--- config.mk ---
export PLATFORM = sky130hd
export DESIGN_NAME = cordicMagPh
export DESIGN_NICKNAME = cordicMagPh
export VERILOG_FILES = /design/flow/design.v
export SDC_FILE = /design/flow/constraint.sdc
export NUM_CORES = 4
export LEC_CHECK = 0
export CAP_MARGIN = 0
export CORE_ASPECT_RATIO = 1.15
export CORE_MARGIN = 2
export CORE_UTILIZATION = 39
export GPL_ROUTABILITY_DRIVEN = 1
export MAX_ROUTING_LAYER = met5
export PLACE_DENSITY_LB_ADDON = 0.12
export SETUP_SLACK_MARGIN = -0.57
export SLEW_MARGIN = 20
export TNS_END_PERCENT = 90
--- constraint.sdc ---
create_clock -name core_clock -period 10.1 [get_ports {clk}]
set_input_delay 2.0200 -clock core_clock [delete_from_list [all_inputs] [get_ports {clk}]]
set_output_delay 2.0200 -clock core_clock [all_outputs]
set_load 0.01 [all_outputs]
--- design.v ---
module cordicMagPh
   #(parameter integer N        = 13,  
     parameter integer XY_WIDTH = 18)  
    (input  wire                           clk,
     input  wire                           reset,    
     input  wire                           st,       
     input  wire signed [XY_WIDTH - 1 : 0] xin,      
     input  wire signed [XY_WIDTH - 1 : 0] yin,      
     output reg                            rdy,      
     output wire        [XY_WIDTH - 1 : 0] mag,      
     output wire signed [XY_WIDTH + 1 : 0] ph);      
    localparam integer N_WIDTH = $clog2(N);
    reg signed [XY_WIDTH + 1 : 0] x, y, z;
    reg        [N_WIDTH  - 1 : 0] ni;       
    reg                           qrt;      
    wire signed [XY_WIDTH + 1 : 0] xShift, yShift;
    wire        [XY_WIDTH - 2 : 0] atan;
    reg  signed [XY_WIDTH + 1 : 0] zCnv;
    reg          [XY_WIDTH : 0] a;
    reg  [2 * XY_WIDTH - 1 : 0] r;
    localparam [1 : 0] ST0 = 2'd0, ST1 = 2'd1, ST2 = 2'd2, ST3 = 2'd3;
    reg [1 : 0] state;
    localparam integer PKG_WIDTH = XY_WIDTH + 1;
    function [63:0] atanLUTlong;
        input integer i;
        begin
            case (i)
                0: atanLUTlong = 64'd2305843009213693952;
                1: atanLUTlong = 64'd1361218612134873344;
                2: atanLUTlong = 64'd719230530580881024;
                3: atanLUTlong = 64'd365092647525521984;
                4: atanLUTlong = 64'd183254791493294816;
                5: atanLUTlong = 64'd91716730292036224;
                6: atanLUTlong = 64'd45869556482713136;
                7: atanLUTlong = 64'd22936177926750896;
                8: atanLUTlong = 64'd11468263948075832;
                9: atanLUTlong = 64'd5734153847876408;
                10: atanLUTlong = 64'd2867079658191484;
                11: atanLUTlong = 64'd1433540170878135;
                12: atanLUTlong = 64'd716770128161890;
                13: atanLUTlong = 64'd358385069421298;
                14: atanLUTlong = 64'd179192535378193;
                15: atanLUTlong = 64'd89596267772540;
                16: atanLUTlong = 64'd44798133896700;
                17: atanLUTlong = 64'd22399066949654;
                18: atanLUTlong = 64'd11199533474990;
                19: atanLUTlong = 64'd5599766737515;
                20: atanLUTlong = 64'd2799883368760;
                21: atanLUTlong = 64'd1399941684380;
                22: atanLUTlong = 64'd699970842190;
                23: atanLUTlong = 64'd349985421095;
                24: atanLUTlong = 64'd174992710548;
                25: atanLUTlong = 64'd87496355274;
                26: atanLUTlong = 64'd43748177637;
                27: atanLUTlong = 64'd21874088818;
                28: atanLUTlong = 64'd10937044409;
                29: atanLUTlong = 64'd5468522205;
                30: atanLUTlong = 64'd2734261102;
                31: atanLUTlong = 64'd1367130551;
                32: atanLUTlong = 64'd683565276;
                33: atanLUTlong = 64'd341782638;
                34: atanLUTlong = 64'd170891319;
                35: atanLUTlong = 64'd85445659;
                36: atanLUTlong = 64'd42722830;
                37: atanLUTlong = 64'd21361415;
                38: atanLUTlong = 64'd10680707;
                39: atanLUTlong = 64'd5340354;
                40: atanLUTlong = 64'd2670177;
                41: atanLUTlong = 64'd1335088;
                42: atanLUTlong = 64'd667544;
                43: atanLUTlong = 64'd333772;
                44: atanLUTlong = 64'd166886;
                45: atanLUTlong = 64'd83443;
                46: atanLUTlong = 64'd41722;
                47: atanLUTlong = 64'd20861;
                48: atanLUTlong = 64'd10430;
                49: atanLUTlong = 64'd5215;
                50: atanLUTlong = 64'd2608;
                51: atanLUTlong = 64'd1304;
                52: atanLUTlong = 64'd652;
                53: atanLUTlong = 64'd326;
                54: atanLUTlong = 64'd163;
                55: atanLUTlong = 64'd81;
                56: atanLUTlong = 64'd41;
                57: atanLUTlong = 64'd20;
                58: atanLUTlong = 64'd10;
                59: atanLUTlong = 64'd5;
                60: atanLUTlong = 64'd3;
                61: atanLUTlong = 64'd1;
                62: atanLUTlong = 64'd1;
                63: atanLUTlong = 64'd0;
                default: atanLUTlong = 64'd0;
            endcase
        end
    endfunction
    function [63:0] coefdLUTlong;
        input integer i;
        begin
            case (i)
                0: coefdLUTlong = 64'd3260954456333195264;
                1: coefdLUTlong = 64'd2916686334356757504;
                2: coefdLUTlong = 64'd2829601372552588288;
                3: coefdLUTlong = 64'd2807750841902562304;
                4: coefdLUTlong = 64'd2802282967498353152;
                5: coefdLUTlong = 64'd2800915666627739136;
                6: coefdLUTlong = 64'd2800573820569637376;
                7: coefdLUTlong = 64'd2800488357751430656;
                8: coefdLUTlong = 64'd2800466991965381120;
                9: coefdLUTlong = 64'd2800461650513774592;
                10: coefdLUTlong = 64'd2800460315150554624;
                11: coefdLUTlong = 64'd2800459981309729792;
                12: coefdLUTlong = 64'd2800459897849522176;
                13: coefdLUTlong = 64'd2800459876984470016;
                14: coefdLUTlong = 64'd2800459871768206848;
                15: coefdLUTlong = 64'd2800459870464141312;
                16: coefdLUTlong = 64'd2800459870138124800;
                17: coefdLUTlong = 64'd2800459870056620544;
                18: coefdLUTlong = 64'd2800459870036244480;
                19: coefdLUTlong = 64'd2800459870031150592;
                20: coefdLUTlong = 64'd2800459870029877248;
                21: coefdLUTlong = 64'd2800459870029558784;
                22: coefdLUTlong = 64'd2800459870029479424;
                23: coefdLUTlong = 64'd2800459870029459456;
                24: coefdLUTlong = 64'd2800459870029454336;
                25: coefdLUTlong = 64'd2800459870029453312;
                default: coefdLUTlong = 64'd0;
            endcase
        end
    endfunction
    localparam integer COEFD_LUT_LONG_SIZE = 26;
    function [PKG_WIDTH - 3 : 0] atanLUTshort;
        input integer i;
        reg [63 : 0] v;
        begin
            v = atanLUTlong(i);
            atanLUTshort = v[61 -: PKG_WIDTH - 2];
        end
    endfunction
    function [PKG_WIDTH - 3 : 0] coefdInit;
        input integer dummy;
        reg [63 : 0] v;
        begin
            if (N - 1 > COEFD_LUT_LONG_SIZE - 1)
                v = coefdLUTlong(COEFD_LUT_LONG_SIZE - 1);
            else
                v = coefdLUTlong(N - 1);
            coefdInit = v[61 -: PKG_WIDTH - 2];
        end
    endfunction
    localparam [PKG_WIDTH - 3 : 0] coefd = coefdInit(0);
    function [PKG_WIDTH - 1 : 0] signalSaturate;
        input [PKG_WIDTH - 1 : 0] x;
        begin
            if (x[PKG_WIDTH - 1 : PKG_WIDTH - 2] == 2'b01) begin
                signalSaturate = {2'b01, {(PKG_WIDTH - 2){1'b0}}};
            end else if (x[PKG_WIDTH - 1 : PKG_WIDTH - 2] == 2'b10) begin
                signalSaturate = {2'b11, {(PKG_WIDTH - 2){1'b0}}};
            end else begin
                signalSaturate = x;
            end
        end
    endfunction
    always @(posedge clk or posedge reset)
    if (reset) begin
        rdy   <= 1'b0;
        x     <= {(XY_WIDTH + 2){1'b0}};
        y     <= {(XY_WIDTH + 2){1'b0}};
        z     <= {(XY_WIDTH + 2){1'b0}};
        ni    <= {N_WIDTH{1'b0}};
        qrt   <= 1'b0;
        state <= ST0;
    end else begin
        if (st) begin  
            rdy <= 1'b0;
            ni  <= {N_WIDTH{1'b0}};  
            if (xin < 0) begin
                x   <= -xin;
                qrt <= 1'b1;
            end else begin  
                x   <= xin;
                qrt <= 1'b0;
            end
            y <= yin;
            state <= ST1;
        end else begin
            case (state)
                ST0: begin
                    rdy <= 1'b1;
                end
                ST1: begin
                    if (y == 0) begin  
                        rdy <= 1'b1;
                        if (~qrt) begin  
                            z <= {(XY_WIDTH + 2){1'b0}};
                        end else begin
                            z <= {2'b01, {XY_WIDTH{1'b0}}};  
                        end
                        state <= ST0;  
                    end else begin  
                        if (y < 0) begin
                            x <= x - y;
                            y <= y + x;
                            z <= -atan;
                        end else begin
                            x <= x + y;
                            y <= y - x;
                            z <= atan;
                        end
                        ni    <= ni + 1'd1;
                        state <= ST2;
                    end
                end
                ST2: begin
                    if (y < 0) begin
                        x <= x - yShift;
                        y <= y + xShift;
                        z <= z - atan;
                    end else begin  
                        x <= x + yShift;
                        y <= y - xShift;
                        z <= z + atan;
                    end
                    if (ni < N - 1) begin  
                        ni    <= ni + 1'd1;
                        state <= ST2;
                    end else begin
                        ni    <= {N_WIDTH{1'b0}};
                        state <= ST3;
                    end
                end
                ST3: begin
                    rdy   <= 1'b1;
                    x     <= {1'b0, r[2 * XY_WIDTH - 1 : XY_WIDTH - 1]};
                    z     <= zCnv;
                    state <= ST0;
                end
            endcase
        end
    end
    assign xShift = x >>> ni;
    assign yShift = y >>> ni;
    assign atan   = atanLUTshort(ni);
    always @(*) begin
        if (x >= 0) begin
            a = x[XY_WIDTH : 0];
        end else begin
            a = {(XY_WIDTH + 1){1'b0}};
        end
        r = a * coefd;
    end
    always @(*) begin
        zCnv = {z[XY_WIDTH + 1], signalSaturate(z[XY_WIDTH : 0])};
        if (~qrt) begin  
            zCnv = zCnv;
        end else begin     
            if (zCnv >= 0) begin
                zCnv = {2'b01, {XY_WIDTH{1'b0}}} - zCnv;  
            end else begin
                zCnv = {2'b11, {XY_WIDTH{1'b0}}} - zCnv;  
            end
        end
    end
    assign mag = x[XY_WIDTH - 1 : 0];
    assign ph  = z;
endmodule
--- run.sh ---
#!/bin/bash
# the make line also repeats each setting of config.mk as NAME=value (left out here)
make -C /OpenROAD-flow-scripts/flow DESIGN_CONFIG=/design/flow/config.mk WORK_HOME=/design/flow/orfs CLKGATE_MAP_FILE= finish
==> results.txt, run 1 <==
Status on the layout run. After clock tree synthesis, the setup repair step added 0 buffers. Proportion of netlist area held by the largest area contributor landed at roughly 17%. Counting the fill cells in the layout gives just under 5000. Per the post-synthesis stats, the area per cell is 8.00 um^2. Looking at the cell usage after synthesis, the top flip-flop cell is sky130_fd_sc_hd__dfrtp_1. Number of rows created at floorplan landed at 87. In this run the tool buffered the top-level ports with a little under 80 buffer cells.

The number of maximum-capacitance violations recorded for the run is 0. In this run the remaining antenna-violating nets after routing total 0.

The routed design could run at a clock period as short as 7.72 ns. After synthesis, the most frequently instantiated cells are sky130_fd_sc_hd__inv_1 (282), sky130_fd_sc_hd__ha_1 (257), sky130_fd_sc_hd__nand2_1 (205). Yosys instantiated no cell more often than sky130_fd_sc_hd__inv_1. Yosys reported that registers with async set or reset make up roughly 100%.

In this run the worst setup path begins at x[19]. Setup repair after global routing left no endpoint under its margin. Total via count in the routed design landed at 18000. Initial antenna violation count landed at 0.

Worst clock skew landed at between 0.015 and 0.02 ns. STA classifies the critical path startpoint as a register. The critical path contains buffers and inverters numbering 6 combined. Final cycle utilization of the critical path landed at about 76%. Minimum setup slack among reg-to-reg paths landed at 2.38 ns.

Half-perimeter wire length after placement landed at approximately 57 mm. The flow ran to the end and the layout has no timing, DRC or antenna violations. Die outline height landed at 242 um. In this run the critical register-to-register path is launched from x[19]. Post-layout utilization of the core landed at 42.3%. Number of detailed-routing iterations run before antenna repair landed at 6. The most critical min-delay path falls under register to register.

The finished design was reported to have a net count of approximately 2800. Final global-route overflow total landed at 0.

The routed design shows a wire length per standard cell of 23.6 um. TritonCTS buffer count landed at 9.

Required arrival time at the worst endpoint landed at between 10 and 15 ns. Cell count listed in synth_stat.txt landed at ~2400.

sky130_fd_sc_hd__ha_1 takes more of the synthesized area than any other cell. Normalized max-slew margin landed at 32.5%. The critical path runs through a total of 23 cells. The timing report gives the clock slew at the launch and capture registers of the worst setup and hold paths as approximately 0.070 ns. The report lists the number of cells resized after CTS as 0. Flip-flop and latch count after synthesis landed at approximately 70. Endpoints with negative setup slack in the final report add up to 0. Highest clock frequency the design can meet landed at ~0.13 GHz.

After Yosys synthesis, full adders, half adders and majority gates account for roughly 30% of the synthesized area. Final antenna diode count landed at 0. Number of global-route vias before repair landed at around 18000. The largest single stage delay on the critical path is between 0.5 and 0.6 ns. For the final routed database, the setup TNS stands at 0 ns. The number of warnings reported in the stage logs is approximately 70. Entering global routing, the biggest net connects ~83 pins.

Data on the critical path arrives at its endpoint at about 8.1 ns. Horizontal die size landed at between 200 and 250 um. Layout overhead on the synthesized area landed at 7.53%. CTS saw 70 sinks. According to the I/O placement log, the pin count is 78.

The synthesized design contains 0 enable-type register cells. The layout report lists the combined flip-flop and latch area as between 1500 and 2000 um^2. The root buffer cell chosen for the clock tree is sky130_fd_sc_hd__clkbuf_16.

Sequential elements use under 10% of the synthesized area. Mux cell area share after synthesis landed at under 10%. Looking at the reg2reg group, the worst path ends at x[12].

Post-synthesis share of cell area spent on xor and xnor gates landed at under 10%. Gate count of the mapped netlist landed at between 2000 and 2500. The share of the core area taken by cells at floorplan is approximately 39%. Dividing the detail-routed via count by the number of cells gives 5.96. By startpoint and endpoint, the worst setup path is classified as register to register. The cell area that synthesis handed to floorplanning was approximately 19000 um^2. Compound-cell area share of the yosys netlist landed at about 22%. Number of buffers added to fix hold violations after cts landed at 0. TritonCTS built the clock tree. For hold timing, the worst endpoint is state[0]. The startpoint identified for the worst hold timing path is state[0]. The routed layout reports a DRC error count of 0. By area the synthesized netlist is led by sky130_fd_sc_hd__ha_1 (17%), sky130_fd_sc_hd__fa_1 (13%), sky130_fd_sc_hd__dfrtp_1 (9.0%), sky130_fd_sc_hd__inv_1 (5.5%), sky130_fd_sc_hd__xnor2_1 (5.1%).

The critical path goes through clkinv_1 > nand2_1 > inv_1 > ha_1 > fa_1 > inv_1 > fa_1 > inv_1 > fa_1 > fa_1 > inv_1 > fa_1 > inv_1 > ha_1 > and4_1 > a31o_2 > o311a_1 > a311oi_2 > a21o_1 > and2b_1 > o21ai_0 > or4b_1 > nand3_1. Number of cells on the worst reg-to-reg path landed at 23. Total die size landed at between 50000 and 60000 um^2. In this run, the number of DRC markers left after iteration 0 of detailed routing was 1500.

The routed design has roughly 70 mm of wire. First-pass GRT wire length landed at about 110 mm. According to the Yosys statistics, the synthesized design has a chip area of ~19000 um^2. For reference, the critical path is captured by x[12]. Counting instances, the worst hold path has a depth of 2. Net count after synthesis landed at between 2000 and 3000. Number of distinct library cells after synthesis landed at just over 90. Hold timing on the final database bottoms out at a slack of ~0.51 ns.

The total area inside the core boundary comes to ~49000 um^2. Later-pin clock latency in the skew report landed at about 0.39 ns. CTS built an H-tree with a depth of 3. Final-report hold violation count landed at 0. Summed over all routing layers, the global router reports a total usage of between 20 and 30%. Counting the warning lines in the Yosys log gives 1. Among cell families on the critical path, the largest total delay comes from adder cells. Final weighted congestion in routability-driven placement landed at 0.941. STA classifies the critical path endpoint as a register. Looking at the critical path, the single cell with the biggest stage delay is sky130_fd_sc_hd__fa_1.

Worst-case clock buffer depth landed at 2. Final count of pins violating max slew landed at 0. At the pin with the least slew margin, the transition time is ~1 ns.

Per the timing report, the biggest fanout along the worst path comes to 18. The cell-mix breakdown from Yosys lists the simple-gate area share as roughly 15%. For reference, the top logic cell family by area is adder cells. The layout report lists the multi-input gate area as roughly 16000 um^2.
-- routing by layer --
layer  up-vias  routed length [um]  track usage, %
met4         0                3600            13.3
met3       151                2850            2.45
li1       8446                   -               -
met5         -                   0               0
met2       550               36700            50.6
met1      8834               27900            32.6
-- area by class of cell --
class	instances	area share, %
well taps	623	3.77
multi-input cells	1913	76.3
clock buffers	11	1.17
repair buffers	105	4.72
flip-flops and latches	70	8.51
clock inverters	5	0.314
inverters	288	5.23
-- metrics by stage --
step / instances / setup slack (ns) / area (um^2)
5_1_grt: 3015 / 2.05 / 20700
2_1_floorplan: 2407 / 3.15 / 19200
6_report: 3015 / 2.38 / 20700
4_1_cts: 3015 / 2.40 / 20700
3_3_place_gp: 2999 / 2.54 / 20400
3_5_place_dp: 2999 / 2.42 / 20400
==> run 2, diff against run 1 <==
ABC_AREA = 1   (was default)
CORE_ASPECT_RATIO = 1.91   (was 1.15)
CORE_UTILIZATION = 48   (was 39)
CTS_CLUSTER_DIAMETER = 266   (was default)
CTS_CLUSTER_SIZE = 100   (was default)
GPL_ROUTABILITY_DRIVEN = default   (was 1)
GPL_TIMING_DRIVEN = 0   (was default)
MAX_ROUTING_LAYER = default   (was met5)
PLACE_DENSITY = 0.35   (was default)
PLACE_DENSITY_LB_ADDON = default   (was 0.12)
SETUP_SLACK_MARGIN = default   (was -0.57)
SLEW_MARGIN = 0   (was 20)
TNS_END_PERCENT = 5   (was 90)
clock period = 11.4 ns   (was 10.1 ns; I/O delays follow)
==> results.txt, run 2 <==
Status on the layout run. STA classifies the critical path startpoint as a register. The most critical setup path has its endpoint at x[12]. Traced cell by cell, the critical path runs through inv_1 > nor2_1 > inv_1 > fa_1 > fa_1 > inv_1 > fa_1 > fa_1 > fa_1 > inv_1 > fa_1 > inv_1 > ha_1 > a21oi_1 > o21ai_0 > inv_1 > nand2_1 > a211oi_1 > o21ai_0 > o21ai_0 > nand2_1 > o21bai_1 > inv_1. Share of synthesized cell area in full adder, half adder and majority cells landed at 27.8%. Number of violations reported at the end of detailed-routing iteration 0 landed at 2219.

Per the run summary, max-cap violations total 0. Fraction of registers with async set/reset landed at about 100%. Per STA, the highest per-stage delay on the worst path measures a little over 1 ns. Final global-route overflow total landed at 0. Warning count from the yosys run landed at 1. The most critical setup path has its startpoint at x[13].

The detailed router placed around 24000 vias in this run. Die outline height landed at ~290 um. The worst-case reg-to-reg setup slack stands at 3.53 ns.

The final layout contains routed wiring with a total length of 98.7 mm. CTS added clock buffers totalling 9. Post-layout worst setup margin landed at roughly 3.5 ns. The number of setup buffers added after CTS is 0. Summing all placed instances gives a cell area of 22200 um^2. The slowest stage of the critical path is the sky130_fd_sc_hd__nor2_1 cell. Number of gates resized after cts landed at 0.

STA classifies the critical path endpoint as a register. Later-pin clock latency in the skew report landed at 0.39 ns. Number of enable-type register cells in the synthesized netlist landed at 0.

The initial utilization of the core area, before any placement, comes to roughly half. Sorting the synthesis cell report by count puts at the top sky130_fd_sc_hd__nand2_1. In this run, synthesis produced a sequential element count of around 70. Per the CTS log, the root buffer master is sky130_fd_sc_hd__clkbuf_16. Sum of buffers and inverters on the critical path landed at 7. The cell type that accounts for the most area after synthesis is sky130_fd_sc_hd__ha_1.

Final-report hold violation count landed at 0. TritonCTS built the clock tree. Worst clock skew landed at roughly 0.016 ns. The congestion estimate from routability-driven global placement came to between 1 and 1.5.

First-pass GRT wire length landed at 142 mm. In this design, the critical path's most frequently occurring cell is sky130_fd_sc_hd__inv_1. The registers of the reported paths see a clock transition of roughly 0.060 ns. Per the synthesis report, the XOR/XNOR share of the synthesized area is just under 4%.

Worst-case clock buffer depth landed at 2. For the finished layout, the period the worst path requires is 7.87 ns. Of the combinational cells, the family taking the most area is simple AND/OR/NAND/NOR gates. Before any placement, the netlist area is recorded as approximately 21000 um^2.

The stage logs contain a warning count of between 70 and 80.

For the pin with the worst max-slew slack, the measured transition is ~1.4 ns. Highest clock frequency the design can meet landed at between 0.1 and 0.15 GHz. Number of rows created at floorplan landed at roughly 110. Per the post-route antenna check, the number of violating nets is 0.

In this run the most critical hold path is launched from rdy. Among all flip-flop cells after synthesis, the most frequent one is sky130_fd_sc_hd__dfrtp_1. Final cycle utilization of the critical path landed at slightly below 70%. The gate-level netlist out of Yosys references 62 unique cell types. Yosys synthesis chip area landed at around 21000 um^2. The flow ran to the end and the layout has no timing, DRC or antenna violations. Post-synthesis share of cell area spent on and, or, nand and nor gates landed at roughly 28%. Across the whole layout, storage elements account for ~1800 um^2. Per STA, the worst path accumulates the most delay in the family adder cells. For this design the top-level I/O count stands at 78. According to the floorplan report, the placeable core area is between 40000 and 50000 um^2. Timing analysis after detailed placement gives a worst setup slack of roughly 3.7 ns.

Number of global-route vias before repair landed at 23500. Setup repair after global routing left no endpoint under its margin. Final setup violation count landed at 0.

Note that the worst hold path type here is register to register. At the end of the flow, the number of nets in the layout was between 3000 and 4000. Total number of clock tree sinks landed at roughly 70.

After technology mapping, the gate count stands at approximately 3300. Compared with the post-synthesis result, the final layout area differs by 8.59%. The worst setup path is of the register to register kind.

Via-per-instance ratio landed at around 6. Looking at the hold checks, the worst path lands on rdy. Initial antenna violation count landed at 4. Cell count listed in synth_stat.txt landed at approximately 3300. Net count after synthesis landed at about 3700. The critical path crosses 23 cells after its start point.

The routed layout reports a DRC error count of 0. Total die size landed at approximately 45000 um^2. Normalized max-slew margin landed at ~5.3%. Part of the Yosys area used for sequential elements landed at 8.47%. Entering global routing, the biggest net connects roughly 52 pins. The final layout report lists a filler cell count of roughly 4500.

The layout stage reports a final design area of roughly 22000 um^2. The startpoint identified for the worst register-to-register timing path is x[13]. Largest driver fanout on the critical path landed at 8. Counting cells, the worst reg-to-reg path comes to 23. Per-cell routed wire length landed at around 25 um.

Maximum level of the CTS H-tree landed at 3. STA puts the critical path data arrival time at 8.14 ns. In the hold timing report, the worst path depth is 2. The data required time reported for the critical path is between 10 and 15 ns. In the final report, the number of pins over their slew limit comes to 0. STA lists the endpoint of the worst register-to-register path as x[12].

Note, the detailed placer reported a final HPWL of just over 80 mm. Summing all multi-input logic gate instances after layout gives about 16000 um^2. In this run, the synthesized area fraction spent on AND-OR/OR-AND gates is recorded as a little under a fifth. In the global route stage, overall resource usage came out at between 40% and 50%. After clock tree synthesis, the flow added hold-fix buffers numbering 0.

After synthesis, the share of cell area in mux cells is 0%. Number of detailed-routing iterations run before antenna repair landed at 6. Proportion of netlist area held by the largest area contributor landed at between 10% and 20%. The horizontal die dimension reported for this design is ~150 um. The main area contributors are sky130_fd_sc_hd__ha_1 (16%), sky130_fd_sc_hd__nand2_1 (12%), sky130_fd_sc_hd__fa_1 (12%), sky130_fd_sc_hd__inv_1 (9.6%), sky130_fd_sc_hd__dfrtp_1 (8.3%). Post-synthesis average cell area landed at around 6.3 um^2.

Yosys reports that the most numerous cell types are sky130_fd_sc_hd__nand2_1 (685), sky130_fd_sc_hd__inv_1 (527), sky130_fd_sc_hd__nor2_1 (271). Count of port buffers added during placement landed at about 77. Final sum of negative setup slack landed at 0 ns.
run 2: area by class of cell:
| class | instances | area share (%) |
|---|---|---|
| inverter | 539 | 9.05 |
| buffer | 126 | 2.91 |
| sequential | 70 | 7.80 |
| clock inverter | 3 | 0.189 |
| antenna | 2 | 0.0223 |
| clock buffer | 13 | 1.16 |
| multi-input combinational | 2530 | 72.3 |
| tap | 535 | 2.98 |
| timing repair buffer | 78 | 3.55 |
run 2: metrics by stage:
step	hold slack, ns	utilization [%]	std cells
after floorplan	0.513	-	3265
after global routing	0.614	52.6	3895
after global placement	0.533	51.8	3877
after detailed placement	0.535	51.9	3878
after CTS	0.551	52.6	3894
final	0.556	52.6	3896
run 2: routing by layer:
| layer | GRT usage [%] | wire, um | up-vias |
|---|---|---|---|
| li1 | - | - | 10900 |
| met1 | 40.6 | 31100 | 11000 |
| met2 | 74.6 | 47300 | 1285 |
| met3 | 8.10 | 7240 | 523 |
| met4 | 45.7 | 13000 | 2 |
| met5 | 0.775 | 13 | - |
==> run 3, diff against run 2 <==
ABC_AREA = default   (was 1)
CORE_ASPECT_RATIO = 0.83   (was 1.91)
CORE_UTILIZATION = 72   (was 48)
CTS_CLUSTER_DIAMETER = default   (was 266)
CTS_CLUSTER_SIZE = 83   (was 100)
GPL_TIMING_DRIVEN = 1   (was 0)
PLACE_DENSITY = default   (was 0.35)
PLACE_DENSITY_LB_ADDON = 0.06   (was default)
SLEW_MARGIN = 20   (was 0)
TNS_END_PERCENT = 85   (was 5)
clock period = 5.89 ns   (was 11.4 ns; I/O delays follow)
==> results.txt, run 3 <==
Status on the layout run. The run finished, with violations left. The reasons given for failing layout checks are setup timing. Setup repair after global routing could not meet its margin everywhere.

Number of violations reported at the end of detailed-routing iteration 0 landed at approximately 2800. STA lists the startpoint of the worst hold path as state[0]. The worst setup path is launched from a register. Cell count listed in synth_stat.txt landed at between 2000 and 2500. Maximum level of the CTS H-tree landed at 3. The critical path ends at x[9]. Layout overhead on the synthesized area landed at 12.7%.

The layout stage reports a final design area of ~22000 um^2. The tree is rooted in a sky130_fd_sc_hd__clkbuf_16. For hold timing, the worst endpoint is state[0]. Share of synthesized cell area in full adder, half adder and majority cells landed at between 20% and 30%. For reference, the most critical setup path is categorized as register to register.

TritonCTS built the clock tree. Grouping stages by cell kind, the critical path spends the most delay in adder cells. Detailed placement finished with a half-perimeter wire length of approximately 52 mm.

Pins over their slew limit in the final report were tallied at 0. The OpenROAD report gives the critical path a data arrival time of 6.96 ns. Final weighted congestion in routability-driven placement landed at ~1.0. Highest clock frequency the design can meet landed at between 0.1 and 0.15 GHz.

Post-synthesis share of cell area spent on and, or, nand and nor gates landed at 15.4%. The global routing report lists combined usage of all routing layers as around half. Minimum setup slack among reg-to-reg paths landed at -0.88 ns. Number of placed I/O pins landed at around 78. Total die size landed at approximately 28000 um^2.

In the final run the clock tree shows a worst skew of about 0.012 ns. The chip area line in the Yosys stat output reads a little under 20000 um^2. Final cycle utilization of the critical path landed at 115%. Later-pin clock latency in the skew report landed at 0.37 ns.

The final layout report lists a filler cell count of roughly 1600. Fraction of registers with async set/reset landed at around 100%. Post-synthesis share of cell area spent on xor and xnor gates landed at under 10%. Instance area at placement landed at approximately 21000 um^2. Per the post-synthesis report, the number of cells in the design is ~2400. Final setup violation count landed at 18. On the reported timing paths, the clock transition at the registers reads approximately 0.07 ns. Final-report hold violation count landed at 0. According to the floorplan log, the row count is 54. Warning count from the yosys run landed at 1. Post-layout utilization of the core landed at slightly above 80%. OpenSTA lists the critical path startpoint as x[19]. In this run the worst hold path is classified as register to register. The launch point of the worst register-to-register path is recorded as x[19].

The number of cells on the worst reg-to-reg path is 24. Total via count in the routed design landed at around 20000. Per-cell routed wire length landed at 23.8 um. The initial antenna violation count came to 3.

Required arrival time at the worst endpoint landed at approximately 6.1 ns. Normalized max-slew margin landed at 34.7%. The synthesized design contains about 70 register bits. For reference, the critical path cell chain is clkinv_8 > nand2_8 > fa_1 > fa_1 > inv_1 > fa_1 > inv_1 > fa_1 > inv_2 > fa_1 > inv_1 > fa_1 > inv_2 > ha_4 > a21oi_2 > o21ai_2 > a31o_2 > o311a_4 > a311oi_4 > a21o_1 > buf_4 > buf_6 > nand3_1 > a222oi_1. Number of global-route vias before repair landed at between 15000 and 20000.

Buffers inserted to repair hold after CTS numbered 0. STA classifies the critical path endpoint as a register.

The most critical hold endpoint after final layout shows a slack of 0.513 ns. Post-layout minimum cycle time landed at approximately 6.8 ns. Post-synthesis average cell area landed at around 8.0 um^2. Entering global routing, the biggest net connects between 80 and 90 pins. Looking at the critical path, the highest net fanout was 6. Core outline area landed at 26300 um^2. The longest incremental delay of any stage on the critical path is reported as 0.54 ns. Share of the core filled by cells before placement landed at 73.2%. The report gives the cell count of the worst hold path as 2. The synthesis run shows the most used standard cells to be sky130_fd_sc_hd__inv_1 (282), sky130_fd_sc_hd__ha_1 (257), sky130_fd_sc_hd__nand2_1 (205).

STA on the placed design reports a worst setup slack of -0.760 ns. First-pass GRT wire length landed at 106 mm. Tally of max-capacitance violations landed at 0. TritonCTS buffer count landed at 9. In the Yosys report, the sequential cells make up between 9 and 10% of the chip area. The cell-mix breakdown from Yosys lists the compound-gate area share as 21.5%. The logs give a warning total of around 73.

Proportion of netlist area held by the largest area contributor landed at approximately 17%. Horizontal die size landed at roughly 180 um. In this run the vertical extent of the chip is between 150 and 200 um.

Of the combinational cells, the family taking the most area is adder cells. Per the post-synthesis report, the nets total 2830. Post-synth design cell area landed at approximately 19000 um^2. Final global-route overflow total landed at 0.

By instance count, the cell type seen most on the critical path is sky130_fd_sc_hd__fa_1. Slew of the pin with the lowest slew margin landed at 0.970 ns.

The critical path in the final layout is reported with a setup slack of -0.877 ns. Mux cell area share after synthesis landed at between 7 and 8%.

sky130_fd_sc_hd__ha_1 takes more of the synthesized area than any other cell. The routed design shows a via density per instance of 7.04. Number of detailed-routing iterations run before antenna repair landed at 10. Looking at the gate-level netlist, the highest instance count belongs to sky130_fd_sc_hd__inv_1. The timing report shows that the slowest cell on the worst path is sky130_fd_sc_hd__fa_1.

In the synthesized netlist the dominant register cell turns out to be sky130_fd_sc_hd__dfrtp_1. The synthesized design contains 0 enable-type register cells. Remaining routing DRC violations landed at 0.

Final net count landed at ~3000. The main area contributors are sky130_fd_sc_hd__ha_1 (17%), sky130_fd_sc_hd__fa_1 (13%), sky130_fd_sc_hd__dfrtp_1 (9.0%), sky130_fd_sc_hd__inv_1 (5.5%), sky130_fd_sc_hd__xnor2_1 (5.1%). The netlist uses slightly above 90 different library cells. As logged by OpenROAD, the buffers inserted on ports number between 70 and 80. Worst-case clock buffer depth landed at 2.

In this run the critical register-to-register path is captured at x[9]. Per the OpenROAD timing report, the critical path contains 24 cells. The timing report notes that buffer and inverter cells on the critical path total 8.

Per the post-route antenna check, the number of violating nets is 0. For this design, the sink count on the clock tree is approximately 70. Per the detailed-route log, wirelength across all metal layers totals roughly 68 mm.
-- run 3: routing by layer --
layer / vias up / track usage, % / wire length [um]
met5: - / 0 / 0
met4: 0 / 25.2 / 4690
met3: 451 / 15.3 / 9450
met2: 1629 / 72.9 / 28700
met1: 9351 / 61.4 / 25100
li1: 8687 / - / -
-- run 3: area by class of cell --
class	count	area (um^2)	share of cell area (%)
diodes	2	5.00	0.0231
repair buffers	232	1970	9.06
flip-flops and latches	70	1760	8.13
multi-input cells	1913	16100	74.3
inverters	288	1100	5.06
clock inverters	7	104	0.479
well taps	336	420	1.94
clock buffers	9	225	1.04
-- run 3: repair_timing --
item,in CTS,in global routing
pin swaps,16,18
buffers inserted,8,7
hold endpoints to repair,0,0
endpoints found under the setup margin,18,21
gates resized,22,25
-- run 3: stage by stage --
| stage | std cells | TNS, ns |
|---|---|---|
| finish | 2857 | -9.68 |
| global placement | 2830 | -4.76 |
| CTS | 2852 | -6.04 |
| detailed placement | 2830 | -7.79 |
| global route | 2856 | -12.49 |
| floorplan | 2407 | -0.845 |
==> run 4, diff against run 3 <==
CAP_MARGIN = 15   (was 0)
CELL_PAD_IN_SITES_DETAIL_PLACEMENT = 1   (was default)
CORE_ASPECT_RATIO = default   (was 0.83)
CORE_UTILIZATION = 34   (was 72)
CTS_CLUSTER_DIAMETER = 256   (was default)
CTS_CLUSTER_SIZE = 27   (was 83)
GPL_ROUTABILITY_DRIVEN = 0   (was default)
GPL_TIMING_DRIVEN = default   (was 1)
HOLD_SLACK_MARGIN = -0.06   (was default)
MAX_ROUTING_LAYER = met5   (was default)
PLACE_DENSITY_LB_ADDON = 0.22   (was 0.06)
TNS_END_PERCENT = 40   (was 85)
clock period = 7.5 ns   (was 5.89 ns; I/O delays follow)
==> results.txt, run 4 <==
Status on the layout run. Cell count listed in synth_stat.txt landed at between 2000 and 2500. After synthesis, the netlist uses approximately 93 different library cells. Required arrival time at the worst endpoint landed at 7.82 ns.

Between the synthesized netlist and the finished layout, the area growth was recorded as 9.65%. The timing report attributes the biggest portion of critical-path delay to adder cells. Setup repair after global routing left no endpoint under its margin. First-pass GRT wire length landed at around 110 mm.

Share of synthesized cell area in full adder, half adder and majority cells landed at between 20% and 30%. Recorded from the global router log, the overflow total was 0. Before any placement, the netlist area is recorded as approximately 19000 um^2. Worst clock skew landed at approximately 0.0093 ns.

The setup check on the worst reg-to-reg path leaves a slack of ~0.31 ns. The flow ran to the end and the layout has no timing, DRC or antenna violations. Worst hold-check slack landed at 0.513 ns. The initial antenna violation count was 1.

The startpoint identified for the worst hold timing path is state[0]. TritonCTS buffer count landed at 9. The cell sitting at the root of the clock tree is a sky130_fd_sc_hd__clkbuf_16. The worst path needs around 7.2 ns of the cycle, external delays included. The first TritonRoute pass finished after 5 iterations.

The detailed placer reported the number of placed instances as 3150. sky130_fd_sc_hd__inv_1 is the most common cell in the netlist. The worst setup path is launched from a register. The number of global-route vias before repair was 19500.

For reference, the critical path is launched at x[1]. Nets still carrying antenna violations after routing amount to 0. After the last flow step, the layout net total stands at roughly 2800.

Summed over all nets, the half-perimeter wirelength after detailed placement is between 50 and 60 mm. The number of nets handed over by synthesis was 2830. Post-synthesis share of cell area spent on xor and xnor gates landed at 7.68%. Sum of buffers and inverters on the critical path landed at 3.

Once synthesis finished, the tally of register bits stood at ~70. Counting buffers and inverters, the worst setup path is 21 cells deep. Proportion of netlist area held by the largest area contributor landed at 16.7%.

Averaged over all synthesized cells, the footprint is 8.00 um^2. Share of the core filled by cells before placement landed at around 34%.

The largest total area in the synthesized netlist belongs to sky130_fd_sc_hd__ha_1. The final max-slew violation count recorded for this run is 0. Of the combinational cells, the family taking the most area is adder cells. In the final report, the number of hold violations comes to 0.

Total die size landed at approximately 60000 um^2. Looking at the cell usage after synthesis, the top flip-flop cell is sky130_fd_sc_hd__dfrtp_1. Part of the Yosys area used for sequential elements landed at 9.11%. Based on the critical path, the design can be clocked at up to 0.139 GHz. Later-pin clock latency in the skew report landed at ~0.38 ns.

For this run, the number of standard cells in the final layout without fillers is 3171. Remaining routing DRC violations landed at 0. TritonRoute output was used to compute an average wire per cell of roughly 23 um.

In this run the critical register-to-register path is captured at x[12]. In the final timing run, aggregate negative setup slack is 0 ns. Number of enable-type register cells in the synthesized netlist landed at 0. STA classifies the critical path endpoint as a register. The worst hold path terminates at state[0]. Entering global routing, the biggest net connects approximately 80 pins. Slew of the pin with the lowest slew margin landed at 1.10 ns. Overall routed net length landed at around 73 mm. STA reports the tightest min-delay check as being of type register to register. Total global routing track utilization landed at 24.7%. Worst-case clock buffer depth landed at 2. For this design the top-level I/O count stands at 78. Once layout is complete, the utilization of the core stands at a little under two fifths. The die is around 240 um wide. The warning tally printed by Yosys for this design is 1. By area the synthesized netlist is led by sky130_fd_sc_hd__ha_1 (17%), sky130_fd_sc_hd__fa_1 (13%), sky130_fd_sc_hd__dfrtp_1 (9.0%), sky130_fd_sc_hd__inv_1 (5.5%), sky130_fd_sc_hd__xnor2_1 (5.1%). The registers of the reported paths see a clock transition of around 0.070 ns. By instance count, the cell type seen most on the critical path is sky130_fd_sc_hd__fa_1. Total number of clock tree sinks landed at 70. Per the timing report, the most critical flop-to-flop path originates at x[1]. Traced cell by cell, the critical path runs through inv_1 > nor2_1 > ha_1 > fa_1 > ha_1 > fa_1 > fa_1 > inv_1 > fa_1 > inv_1 > ha_1 > and4_1 > a31oi_1 > nor2b_1 > o311a_1 > a311oi_4 > a21o_2 > and2b_1 > o21ai_0 > or4b_1 > nand3_1. Along the worst hold path, the cell count comes to 2. The number of hold buffers added after CTS was 0. Via-per-instance ratio landed at between 5 and 6. After synthesis, the share of flip-flops with an asynchronous set or reset is 100%.

Final cycle utilization of the critical path landed at 95.8%. Number of rows created at floorplan landed at 87. Ranked by instance count, the synthesized netlist is headed by sky130_fd_sc_hd__inv_1 (282), sky130_fd_sc_hd__ha_1 (257), sky130_fd_sc_hd__nand2_1 (205).

Gate count of the mapped netlist landed at about 2400. Count of port buffers added during placement landed at between 70 and 80. After the first detailed-routing iteration, the DRC count stood at approximately 1400. Compound-cell area share of the yosys netlist landed at 21.5%. Final setup violation count landed at 0. The tool flagged a number of max-cap violations equal to 0. Data arrival time at the worst-slack endpoint landed at 7.50 ns. Core outline area landed at 56200 um^2. Measured along the y axis, the die boundary spans about 240 um. Yosys synthesis chip area landed at 19200 um^2. The largest individual stage delay along the critical path comes from the cell sky130_fd_sc_hd__dfrtp_1. Total via count in the routed design landed at ~19000.

For reference, simple AND, OR, NAND and NOR cells occupy roughly 15% of the area reported after synthesis. Yosys reports the multiplexer fraction of the synthesized area as 7.53%. Per the timing report, the biggest fanout along the worst path comes to 10.

For reference, the most critical setup path is categorized as register to register. Warnings raised by the tools during the run amount to 70. Across all checked pins, the minimum headroom to the slew limit is 26.1%. TritonCTS built the clock tree. Per STA, the endpoint of the critical path is x[12]. For the worst flop-to-flop path, the logic depth is 21. Looking at the clock tree report, the H-tree level count equals 3. Largest stage delay on the critical path landed at 0.65 ns.

## run 4: cell type report
cell class	count	area [um^2]
fillers	6837	35100
multi-input cells	1913	15800
flip-flops and latches	70	1760
repair buffers	127	1140
inverters	288	1090
well taps	756	946
clock buffers	11	233
clock inverters	5	108
diodes	1	2.50
## run 4: through the flow
step	cell area, um^2	setup WS, ns
2_1_floorplan	19200	0.551
3_3_place_gp	20700	0.240
3_5_place_dp	20700	-0.0244
4_1_cts	21000	0.0347
5_1_grt	21100	0.00508
6_report	21100	0.315
## run 4: metal layers
layer | track usage [%] | share of wire (%) | routed length, um
met4 | 7.17 | 2.8 | 2050
met1 | 31.6 | 43 | 31300
met5 | 0 | 0 | 0
met2 | 42.9 | 49 | 35700
met3 | 3.73 | 5.9 | 4300
## run 4: what timing repair did
| action | 4_1_cts | 5_1_grt |
|---|---|---|
| endpoints found under the setup margin | 1 | 10 |
| gates resized | 3 | 7 |
| setup buffers | 0 | 4 |
| pin swaps | 0 | 1 |
==> run 5, diff against run 4 <==
CAP_MARGIN = 20   (was 15)
CELL_PAD_IN_SITES_DETAIL_PLACEMENT = default   (was 1)
CORE_UTILIZATION = 72   (was 34)
CTS_CLUSTER_DIAMETER = 183   (was 256)
CTS_CLUSTER_SIZE = default   (was 27)
GPL_ROUTABILITY_DRIVEN = default   (was 0)
HOLD_SLACK_MARGIN = default   (was -0.06)
MAX_ROUTING_LAYER = default   (was met5)
PLACE_DENSITY_LB_ADDON = 0.01   (was 0.22)
TNS_END_PERCENT = default   (was 40)
clock period = 6.31 ns   (was 7.5 ns; I/O delays follow)
==> results.txt, run 5 <==
Status on the layout run. Counting every sink on the clock net gives 70. Share of synthesized cell area in full adder, half adder and majority cells landed at 29.9%. Number of placed I/O pins landed at around 78. The multi-input combinational cells in the finished layout cover a total of 16200 um^2. Per the synthesis report, the number of distinct cell types is between 90 and 100. The worst setup path is launched from a register. In this run, synthesis inferred 0 flip-flops with an integrated enable. The synthesized netlist occupies a cell area of about 19000 um^2. Setup repair after global routing could not meet its margin everywhere. After synthesis, the design contains roughly 2400 cells according to Yosys. Final setup violation count landed at 13. In the final timing run, aggregate negative setup slack is -2.35 ns. Minimum setup slack among reg-to-reg paths landed at -0.32 ns.

In this run the critical path is formed by clkinv_8 > buf_12 > nand2_8 > fa_1 > fa_1 > inv_2 > fa_1 > fa_1 > fa_1 > inv_2 > fa_1 > inv_2 > ha_4 > and4_4 > a31o_4 > o311a_4 > a311oi_4 > a21o_1 > and2b_1 > o21ai_2 > or4b_1 > nand3_1. Using the TritonRoute via totals, the vias-per-cell ratio works out to 7.24. On the worst path, the slowest cell contributes a delay of 0.54 ns. OpenSTA lists the critical path endpoint as x[12].

The type recorded for the worst min-delay path is register to register. STA puts the critical path data required time at about 6.6 ns. Entering global routing, the biggest net connects 74 pins.

Slew of the pin with the lowest slew margin landed at about 1.1 ns. Yosys instantiated no cell more often than sky130_fd_sc_hd__inv_1. The worst register-to-register path depth is 22. After Yosys synthesis, AND-OR and OR-AND compound gates account for a little over a fifth of the synthesized area. Yosys reports that the most numerous cell types are sky130_fd_sc_hd__inv_1 (282), sky130_fd_sc_hd__ha_1 (257), sky130_fd_sc_hd__nand2_1 (205). Area taken by flip-flops and latches landed at approximately 1800 um^2. The floorplan has between 50 and 60 rows.

Global routing used approximately half of the available tracks. STA lists the startpoint of the worst register-to-register path as x[19]. Depth of the critical timing path with buffers and inverters included landed at 22.

The cell that appears most often on the critical path is sky130_fd_sc_hd__fa_1. Of all cell types, the one taking the most synthesized area is sky130_fd_sc_hd__ha_1. Sum of buffers and inverters on the critical path landed at 5. Die outline height landed at 168 um. Final cycle utilization of the critical path landed at 105%.

Derived from the worst setup path, the maximum achievable clock frequency is approximately 0.15 GHz. For this run, the post-layout net count is about 2900. Half-perimeter wire length after placement landed at approximately 53 mm. Layout overhead on the synthesized area landed at 10.6%.

Initial antenna violation count landed at 3. Post-layout utilization of the core landed at between 80% and 90%. For hold timing, the worst endpoint is rdy. Among all stages on the critical path, the largest delay is contributed by sky130_fd_sc_hd__fa_1.

Detailed-route iteration 0 reported a violation count of roughly 3100. The final layout contains routed wiring with a total length of ~70 mm. Instance area at placement landed at 20600 um^2. The script parses the final routing iteration and logs DRC violations as 0. Net count after synthesis landed at approximately 2800. After floorplanning, the core was sized to cover between 20000 and 30000 um^2. Yosys reports a chip area of 19200 um^2. After global routing the overflow that remains totals 0. The skew report gives the latency at the later pin of the worst-skew pair as between 0.3 and 0.4 ns. The layout checks failed on setup timing.

Post-synthesis share of cell area spent on and, or, nand and nor gates landed at between 15 and 20%. Tally of max-capacitance violations landed at 0. Part of the Yosys area used for sequential elements landed at a little under a tenth. The chip occupies approximately 28000 um^2. Clock transition time at the flip-flop clock pins of the worst setup and hold paths landed at ~0.060 ns. TritonCTS built the clock tree.

The critical path is of the register to register type. Counting endpoints that fail hold in the final report gives 0. The flow ran to the end, but the layout failed its checks.

The synthesis report lists the most area-consuming cells as sky130_fd_sc_hd__ha_1 (17%), sky130_fd_sc_hd__fa_1 (13%), sky130_fd_sc_hd__dfrtp_1 (9.0%), sky130_fd_sc_hd__inv_1 (5.5%), sky130_fd_sc_hd__xnor2_1 (5.1%). Post-layout worst setup margin landed at -0.322 ns.

Count of cells along the worst hold path landed at 2. Mux cell area share after synthesis landed at 7.53%. Per-cell routed wire length landed at roughly 25 um. Number of global-route vias before repair landed at approximately 20000. Proportion of netlist area held by the largest area contributor landed at roughly 17%. Final count of pins violating max slew landed at 0. Count of port buffers added during placement landed at just under 80. Counting I/O delays and the setup requirement, the final critical path takes 6.63 ns. No sink is reached through more buffers than the 2 on the longest clock path.

Share of the core filled by cells before placement landed at approximately 74%. Normalized max-slew margin landed at between 20% and 30%. Post-synthesis share of cell area spent on xor and xnor gates landed at between 7 and 8%. First-pass GRT wire length landed at 108 mm. Data arrival time at the worst-slack endpoint landed at around 7 ns. Flip-flop and latch count after synthesis landed at 70. The report shows a maximum critical-path fanout of 7. The worst setup path is captured at a register. The logs give a warning total of approximately 72. Once detail routing completed, the nets flagged for antenna violations numbered 0. After its last routability iteration, the placer logged a weighted congestion of 0.994. Total via count in the routed design landed at approximately 20000.

The clock H-tree reported by CTS has 3 levels. Of the combinational cells, the family taking the most area is adder cells. The first TritonRoute pass finished after 21 iterations. The startpoint identified for the worst hold timing path is rdy. Final instance area landed at 21300 um^2. Gate count of the mapped netlist landed at about 2400.

The kind of cell with the highest combined delay along the critical path is adder cells. For this run, the number of Yosys warnings is 1. Horizontal die size landed at 168 um. Tracing the worst setup path back leads to its startpoint at x[19]. TritonCTS buffer count landed at 9. The synthesis report gives the async set-or-reset register share as about 100%. Looking at the cell usage after synthesis, the top flip-flop cell is sky130_fd_sc_hd__dfrtp_1.

Fill cells in the final layout number 1646. Averaged over all synthesized cells, the footprint is around 8.0 um^2. CTS placed an instance of sky130_fd_sc_hd__clkbuf_16 at the clock tree root. STA lists the endpoint of the worst register-to-register path as x[12]. The clock arrives with around 0.015 ns of skew.
## run 5: area by class of cell
| class | instances | area share [%] |
|---|---|---|
| multi-input cells | 1913 | 76.0 |
| well taps | 335 | 1.97 |
| flip-flops and latches | 70 | 8.28 |
| diodes | 3 | 0.0353 |
| inverters | 288 | 5.14 |
| clock buffers | 10 | 1.08 |
| repair buffers | 174 | 7.14 |
| clock inverters | 6 | 0.406 |
## run 5: timing repair
action / in CTS / in global routing
endpoints found under the hold margin: 0 / 0
setup endpoints to repair: 13 / 13
pin swaps: 43 / 17
resized: 33 / 24
setup buffers: 7 / 3
hold buffers: 0 / 0
## run 5: stage by stage
stage | hold WS, ns | instances | setup slack [ns]
global placement | 0.475 | 2772 | -0.0210
global route | 0.533 | 2797 | -0.365
floorplan | 0.488 | 2407 | 0.00444
finish | 0.500 | 2799 | -0.322
CTS | 0.505 | 2795 | -0.0993
detailed placement | 0.489 | 2772 | -0.275
## run 5: layer usage
| layer | up-vias | global-route usage [%] | wire [um] |
|---|---|---|---|
| met5 | - | 2.09 | 13 |
| met4 | 2 | 33.2 | 6020 |
| met3 | 566 | 15.5 | 10000 |
| met2 | 1800 | 76.3 | 30000 |
| met1 | 9319 | 59.7 | 24400 |
| li1 | 8574 | - | - |
==> run 6, diff against run 5 <==
CELL_PAD_IN_SITES_GLOBAL_PLACEMENT = 1   (was default)
CORE_UTILIZATION = 52   (was 72)
CTS_CLUSTER_DIAMETER = default   (was 183)
HOLD_SLACK_MARGIN = -0.03   (was default)
MIN_ROUTING_LAYER = met1   (was default)
PLACE_DENSITY_LB_ADDON = 0.09   (was 0.01)
SLEW_MARGIN = 25   (was 20)
TNS_END_PERCENT = 50   (was default)
clock period = 8.79 ns   (was 6.31 ns; I/O delays follow)
==> results.txt, run 6 <==
Status on the layout run. Hold analysis shows the worst path with a depth of 2. Largest driver fanout on the critical path landed at 18. Number of rows created at floorplan landed at about 70.

By area, the combinational part of the netlist is dominated by adder cells. Depth of the critical timing path with buffers and inverters included landed at 23.

Initial antenna violation count landed at 1. On the critical path the data arrives at approximately 8 ns. Sorting the Yosys area breakdown by cell type puts at the top sky130_fd_sc_hd__ha_1. In the hold report, the worst path ends at state[0]. The main area contributors are sky130_fd_sc_hd__ha_1 (17%), sky130_fd_sc_hd__fa_1 (13%), sky130_fd_sc_hd__dfrtp_1 (9.0%), sky130_fd_sc_hd__inv_1 (5.5%), sky130_fd_sc_hd__xnor2_1 (5.1%). In the post-synthesis netlist, the cell with the most instances is sky130_fd_sc_hd__inv_1.

Counting flops with a built-in enable in the synthesized netlist gives 0. The routed design shows a via density per instance of 6.40. After global routing the overflow that remains totals 0. Number of distinct library cells after synthesis landed at ~93.

In the CTS report, the clock slew at the register clock pins of the worst setup and hold paths is listed as about 0.07 ns. Summing all multiplexer cells gives an area fraction of about 7.5%. TritonCTS built the clock tree. The signal on the critical path passes through clkinv_1 > nand2_1 > inv_1 > ha_1 > fa_1 > inv_1 > fa_1 > inv_1 > fa_1 > fa_1 > inv_1 > fa_1 > inv_1 > ha_1 > and4_1 > a31o_2 > o311a_1 > a311oi_2 > a21o_1 > and2b_1 > o21ai_0 > or4b_1 > nand3_1. Post-synthesis share of cell area spent on xor and xnor gates landed at 7.68%. Half-perimeter wire length after placement landed at between 50 and 60 mm. The routed design could run at a clock period as short as 7.70 ns. Worst slack at placement landed at approximately 1.1 ns.

The final max-slew violation count recorded for this run is 0. Per-cell routed wire length landed at about 24 um. Across every metal layer, demand over resource in global routing totals 35.9%. STA classifies the critical path startpoint as a register. Final-report hold violation count landed at 0. Part of the Yosys area used for sequential elements landed at a little under a tenth. Die outline height landed at between 150 and 200 um.

Before antenna repair, the detailed router went through 6 iterations. Layout overhead on the synthesized area landed at 6.70%. The run finished with no timing, DRC or antenna violations. OpenROAD emitted warnings numbering 70. Final instance area landed at 20500 um^2. The die is around 200 um wide. Looking at the clock tree report, the root buffer type is sky130_fd_sc_hd__clkbuf_16.

Required arrival time at the worst endpoint landed at 9.11 ns. The clock passes through at most 2 buffers. Final cell count without fillers landed at around 2900. Final cycle utilization of the critical path landed at between 80 and 90%. Fraction of registers with async set/reset landed at around 100%.

Total die size landed at between 30000 and 40000 um^2. Setup total negative slack on the finished layout was measured at 0 ns. After its last routability iteration, the placer logged a weighted congestion of between 0.9 and 1. Highest clock frequency the design can meet landed at approximately 0.13 GHz. Once the floorplan was initialized, standard cells occupied a little over half of the core. Fill cell total of the finished layout landed at ~3500. The transition time recorded at the tightest slew-check pin is 1.01 ns. Clock skew on the completed layout was measured at roughly 0.023 ns. The capture point of the worst register-to-register path is recorded as x[12]. Clock latency on the worst-skew pair, taken at its later pin, is about 0.4 ns. For reference, the most critical setup path is categorized as register to register. For the worst flop-to-flop path, the logic depth is 23.

Per the placement log, port buffering inserted 77 buffers. Entering global routing, the biggest net connects 72 pins. Final setup violation count landed at 0. In the synthesized netlist, the number of instances is ~2400. According to the hold report, the worst path is of the register to register type. By count the netlist is led by sky130_fd_sc_hd__inv_1 (282), sky130_fd_sc_hd__ha_1 (257), sky130_fd_sc_hd__nand2_1 (205).

Tracing the worst setup path back leads to its startpoint at x[19]. The warning tally printed by Yosys for this design is 1. For reference, the post-synthesis area per instance comes to around 8 um^2. Tally of max-capacitance violations landed at 0. At floorplan, the net count of the design was reported as around 2800.

In the Yosys report the total cell count is 2407. The worst setup path is captured at a register. Antenna repair during routing inserted a diode count of 0. Post-synth design cell area landed at about 19000 um^2. According to the I/O placement log, the pin count is about 78. Looking at the cell usage after synthesis, the top flip-flop cell is sky130_fd_sc_hd__dfrtp_1. Per the synthesis report, the single largest cell type by area occupies 16.7% of cell area. Total via count in the routed design landed at approximately 18000. Core outline area landed at about 37000 um^2. Per the hold report, the tightest min-delay path originates at state[0]. Placed instance count landed at about 2800.

Number of buffers added to fix hold violations after cts landed at 0. The number of setup buffers added after CTS is 0. Total number of clock tree sinks landed at approximately 70. The area recorded from the Yosys report for this design is 19200 um^2. Normalized max-slew margin landed at between 30% and 40%. Instance area at placement landed at just over 20000 um^2.

Setup repair after global routing left no endpoint under its margin. The net count of the finished layout is ~2800. Per STA, the worst path accumulates the most delay in the family adder cells. Across all register-to-register paths, the minimum setup slack is ~1.1 ns. Number of violations reported at the end of detailed-routing iteration 0 landed at about 2000. Number of nets with antenna violations after detailed routing landed at 0.

Per the timing report, the most critical flop-to-flop path originates at x[19]. Share of synthesized cell area in full adder, half adder and majority cells landed at between 20% and 30%. Yosys reported a register bit count of 70. Number of global-route vias before repair landed at ~18000. Post-synthesis share of cell area spent on and, or, nand and nor gates landed at approximately 15%. Maximum level of the CTS H-tree landed at 3. Largest stage delay on the critical path landed at ~0.54 ns. Per the detailed-route log, wirelength across all metal layers totals between 60 and 70 mm. After clock tree synthesis, the repair step resized 0 gates. First-pass GRT wire length landed at 106 mm. Remaining routing DRC violations landed at 0. For reference, compound AND-OR and OR-AND cells occupy a little over a fifth of the area reported after synthesis. Per the TritonCTS log, the buffer count is 9. The slowest stage of the critical path is the sky130_fd_sc_hd__fa_1 cell. In this run the worst setup path terminates at x[12]. The final timing report gives a worst setup slack of roughly 1.1 ns. Counting both buffers and inverters, the worst setup path holds a total of 6.
==> run 6: layout make-up <==
class,instances,area (um^2),area share (%)
tap,468,586,2.85
sequential,70,1760,8.57
clock inverter,5,83.8,0.408
clock buffer,10,239,1.16
timing repair buffer,107,995,4.84
inverter,288,1080,5.27
multi-input combinational,1913,15800,76.9
==> run 6: stage by stage <==
| stage | utilization, % | hold WS [ns] |
|---|---|---|
| 2_1_floorplan | - | 0.488 |
| 3_3_place_gp | 55.3 | 0.500 |
| 3_5_place_dp | 55.3 | 0.509 |
| 4_1_cts | 56.2 | 0.518 |
| 5_1_grt | 56.2 | 0.538 |
| 6_report | 56.2 | 0.521 |
==> run 6: layer usage <==
layer / vias up / global-route usage [%] / wire [um]
met5: - / 0 / 0
li1: 8435 / - / -
met1: 8978 / 50.1 / 30000
met3: 90 / 5.60 / 5460
met2: 815 / 57.6 / 31100
met4: 0 / 10.6 / 1850
==> run 7, diff against run 6 <==
CELL_PAD_IN_SITES_GLOBAL_PLACEMENT = default   (was 1)
CORE_UTILIZATION = 72   (was 52)
CTS_CLUSTER_DIAMETER = 318   (was default)
CTS_CLUSTER_SIZE = 37   (was default)
HOLD_SLACK_MARGIN = 0.29   (was -0.03)
MIN_ROUTING_LAYER = default   (was met1)
PLACE_DENSITY_LB_ADDON = default   (was 0.09)
SETUP_SLACK_MARGIN = 1.67   (was default)
SLEW_MARGIN = 20   (was 25)
TNS_END_PERCENT = default   (was 50)
clock period = 5.83 ns   (was 8.79 ns; I/O delays follow)
==> results.txt, run 7 <==
Implementation results. In this run the vertical extent of the chip is 168 um. Number of placed I/O pins landed at about 80. CTS added clock buffers totalling 9. Before placement the cells fill 73.7% of the core.

Post-synth design cell area landed at just under 20000 um^2. Net count after synthesis landed at approximately 2800. In the placement report, post-DP HPWL is listed as between 50 and 60 mm. By area, the combinational part of the netlist is dominated by adder cells. Compound-cell area share of the yosys netlist landed at between 20% and 30%. Post-synthesis average cell area landed at between 7 and 8 um^2. Post-synthesis share of cell area spent on and, or, nand and nor gates landed at between 10% and 20%. The commonest register cell is sky130_fd_sc_hd__dfrtp_1. The flow halted during global routing. The run stopped with a tool error. Synthesis produced about 2400 cells. Row generation in the floorplan step produced roughly 59 rows. For this run the aggregate overflow at the end of global routing stands at 12. Of all flip-flops after synthesis, the portion carrying an async set or reset was ~100%. The synthesized netlist was found by Yosys to have around 2400 cells. Number of distinct library cells after synthesis landed at between 90 and 100. Worst-case clock buffer depth landed at 2. Maximum level of the CTS H-tree landed at 3. The cell type that accounts for the most area after synthesis is sky130_fd_sc_hd__ha_1.

Warning count from the yosys run landed at 1. Per the synthesis report, the XOR/XNOR share of the synthesized area is 7.68%. Routability-driven placement finished with a final weighted congestion of 1.09. Mux cell area share after synthesis landed at under 10%. Placed instance count landed at about 2800. Total global routing track utilization landed at 79.9%. Number of enable-type register cells in the synthesized netlist landed at 0. Counting instances in the post-synthesis netlist gives the leading cell types as sky130_fd_sc_hd__inv_1 (282), sky130_fd_sc_hd__ha_1 (257), sky130_fd_sc_hd__nand2_1 (205).

Count of port buffers added during placement landed at 77. The tool reported: "[ERROR GRT-0116] Global routing finished with congestion. Check the congestion regions in the DRC Viewer". Looking at the clock tree report, the root buffer type is sky130_fd_sc_hd__clkbuf_16. Sorting the synthesized cells by area gives the leading types as sky130_fd_sc_hd__ha_1 (17%), sky130_fd_sc_hd__fa_1 (13%), sky130_fd_sc_hd__dfrtp_1 (9.0%), sky130_fd_sc_hd__inv_1 (5.5%), sky130_fd_sc_hd__xnor2_1 (5.1%). In this run, the synthesized area fraction spent on adder and majority cells is recorded as between 20% and 30%.

The synthesis stat section lists a flop and latch total of roughly 70. CTS saw roughly 70 sinks. The synthesis stats list as the most numerous cell sky130_fd_sc_hd__inv_1.

Total die size landed at around 28000 um^2. Core outline area landed at roughly 26000 um^2. Proportion of netlist area held by the largest area contributor landed at about 17%. Yosys synthesis chip area landed at approximately 19000 um^2. Horizontal die size landed at between 150 and 200 um. Part of the Yosys area used for sequential elements landed at between 9 and 10%.
## run 7: routing by layer
| layer | overflow | GRT usage, % |
|---|---|---|
| met1 | 0 | 80.6 |
| met2 | 6 | 93.0 |
| met3 | 0 | 67.9 |
| met4 | 6 | 76.9 |
| met5 | 0 | 49.2 |
## run 7: timing repair
action                                  CTS
resized                                 283
endpoints found under the setup margin   51
cloned                                    3
hold buffers                              0
pin swaps                               155
setup buffers                           136
## run 7: metrics by stage
stage | worst slack, ns | setup TNS (ns) | hold WS (ns) | instance area, um^2
after floorplan | -0.367 | -1.38 | 0.488 | 19700
after global placement | -0.398 | -3.70 | 0.482 | 21400
after detailed placement | -0.752 | -7.10 | 0.483 | 21400
after CTS | -0.526 | -5.49 | 0.499 | 24000
